Design systolic_top, start of the top module:
module systolic_top (
    input  logic         i_clk,
    input  logic         i_nrst,
    input  logic         i_reg_clear,
    input  logic         i_pe_en,
    input  logic         i_psum_out_en,
    input  logic [1:0]   i_mode,
    input  logic [63:0]  i_ifmap,    
    input  logic [7:0]   i_weight,
    output logic [127:0] o_ofmap     
);
clock: 5.95 ns
lec_check: 0
cap_margin: 10
cell_pad_in_sites_detail_placement: 0
cell_pad_in_sites_global_placement: 0
core_margin: 2
core_utilization: 72
cts_cluster_size: 17
gpl_timing_driven: 1
max_routing_layer: met4
place_density_lb_addon: 0.01
setup_slack_margin: 1.73
slew_margin: 20
run.sh (not shown) runs the stock make flow with config.mk's settings and CLKGATE_MAP_FILE=.
The baseline aborted during clock tree synthesis with DPL-0038.
==> next run, changes <==
CAP_MARGIN = 20   (was 10)
CORE_UTILIZATION = 61   (was 72)
CTS_CLUSTER_SIZE = 35   (was 17)
PLACE_DENSITY_LB_ADDON = unset   (was 0.01)
SETUP_SLACK_MARGIN = unset   (was 1.73)
clock period = 5.36 ns   (was 5.95 ns; I/O delays follow)
The changed run died in global routing with GRT-0232.
Synthesized area does not change.
Synthesized cell count does not change.
Die area climbs by about a fifth.
==> next run, changes <==
CELL_PAD_IN_SITES_DETAIL_PLACEMENT = unset   (was 0)
CELL_PAD_IN_SITES_GLOBAL_PLACEMENT = unset   (was 0)
CORE_UTILIZATION = 65   (was 61)
CTS_CLUSTER_SIZE = unset   (was 35)
GPL_TIMING_DRIVEN = unset   (was 1)
MAX_ROUTING_LAYER = unset   (was met4)
clock period = 7.83 ns   (was 5.36 ns; I/O delays follow)
Outcome: The new run completed, yet does not pass: capacitance limit, slew limit, setup timing. Area after synthesis does not change. Die area falls by 6.1%. Synthesized cell count stays the same.

---

Setup of before:
Starting RTL as in the previous note.
export LEC_CHECK = 0
export CAP_MARGIN = 20
export CORE_MARGIN = 2
export CORE_UTILIZATION = 58
export CTS_CLUSTER_SIZE = 34
export HOLD_SLACK_MARGIN = 0.29
export SETUP_SLACK_MARGIN = 1.01
export SLEW_MARGIN = 20
export TNS_END_PERCENT = 5
create_clock -name core_clock -period 5.44 [get_ports {i_clk}]
In before the implementation ran to completion but is not tape-out ready, as the final checks report setup timing.
#### Input delta (after over before)
Settings: removing SETUP_SLACK_MARGIN (formerly 1.01); removing HOLD_SLACK_MARGIN (formerly 0.29); changing CTS_CLUSTER_SIZE from 34 to 99; changing CORE_UTILIZATION from 58 to 57; removing TNS_END_PERCENT (formerly 5); changing the clock period (ns, I/O delays scaled along) from 5.44 to 5.51.
Notes after the runs:
Compared with before, after shows number of ordinary and repair buffers in the finished layout that has gone up by more than 10%. Setup WNS before -> after: better. before has a lower area growth from synthesis to final layout than after. Compared with before, after shows a lower sequential share of layout area. after: all stages done; final checks FAILED (setup timing). The final RePlAce weighted congestion in after sits about 0.9% above the value recorded for before. after vs. before: clock tree buffer count of the final layout went up 3, minimum hold slack essentially unchanged.

---

systolic_top again, from the RTL that the note above started with.
==> flow/design.v (excerpt) <==
module systolic_top (
    input  logic         i_clk,
    input  logic         i_nrst,
    input  logic         i_reg_clear,
    input  logic         i_pe_en,
    input  logic         i_psum_out_en,
    input  logic [1:0]   i_mode,
    input  logic [63:0]  i_ifmap,    
    input  logic [7:0]   i_weight,
    output logic [127:0] o_ofmap     
);
clock: 5.95 ns
lec_check: 0
cap_margin: 10
cell_pad_in_sites_detail_placement: 0
cell_pad_in_sites_global_placement: 0
core_margin: 2
core_utilization: 72
cts_cluster_diameter: 379
cts_cluster_size: 17
gpl_timing_driven: 1
max_routing_layer: met4
place_density: 0.35
setup_slack_margin: 1.73
slew_margin: 20
The first run died in clock tree synthesis (4_1_cts), error DPL-0038.
==> next run, changes <==
Settings changed: CAP_MARGIN 10 to 20, CELL_PAD_IN_SITES_GLOBAL_PLACEMENT 0 to 2, CORE_UTILIZATION 72 to 44, CTS_CLUSTER_DIAMETER 379 to not set, CTS_CLUSTER_SIZE 17 to not set, PLACE_DENSITY 0.35 to not set, PLACE_DENSITY_LB_ADDON set to 0.07, SETUP_SLACK_MARGIN 1.73 to not set.
Result:
- With this change the flow finished but fails on setup timing
- area after synthesis does not change
- synthesized cell count is unchanged
- die size rises by 63%
==> next run, changes <==
Settings changed: CAP_MARGIN 20 to 10, CELL_PAD_IN_SITES_GLOBAL_PLACEMENT 2 to 0, CORE_ASPECT_RATIO set to 0.5, CORE_UTILIZATION 44 to 72, CTS_CLUSTER_SIZE set to 77, PLACE_DENSITY_LB_ADDON 0.07 to 0.01, SETUP_SLACK_MARGIN set to 1.73.
Now the flow did not get past clock tree synthesis (4_1_cts) (DPL-0038).
Die area drops by 38%.
Area after synthesis is unchanged.
Synthesized cell count is unchanged.
==> next run, changes <==
Settings changed: CAP_MARGIN 10 to 20, CELL_PAD_IN_SITES_DETAIL_PLACEMENT 0 to not set, CELL_PAD_IN_SITES_GLOBAL_PLACEMENT 0 to not set, CORE_ASPECT_RATIO 0.5 to not set, CORE_UTILIZATION 72 to 61, CTS_CLUSTER_SIZE 77 to not set, GPL_TIMING_DRIVEN 1 to not set, MAX_ROUTING_LAYER met4 to not set, PLACE_DENSITY_LB_ADDON 0.01 to not set, SETUP_SLACK_MARGIN 1.73 to not set.
Clock period 5.95 ns to 7.79 ns, I/O delays scaled along.
This time the run produced a layout that fails on setup timing.
Die area grows by 18%.
Synthesized cell count is unchanged.
Synthesized area does not change.
==> next run, changes <==
Settings changed: CORE_UTILIZATION 61 to 72, CTS_CLUSTER_SIZE set to 37, PLACE_DENSITY set to 0.8, TNS_END_PERCENT set to 5.
Clock period 7.79 ns to 7.83 ns, I/O delays scaled along.
Result: The new run died in global routing (5_1_grt); synthesized cell count is unchanged; area after synthesis is unchanged; die size drops by about a fifth.
==> next run, changes <==
Settings changed: CORE_UTILIZATION 72 to 55, CTS_CLUSTER_DIAMETER set to 41, CTS_CLUSTER_SIZE 37 to not set, PLACE_DENSITY 0.8 to not set, SETUP_SLACK_MARGIN set to 1.06.
Clock period 7.83 ns to 6.39 ns, I/O delays scaled along.
After rerunning: The new run reached the layout checks and failed them: setup timing; die size rose by 30%; synthesized area is unchanged; synthesized cell count is unchanged.
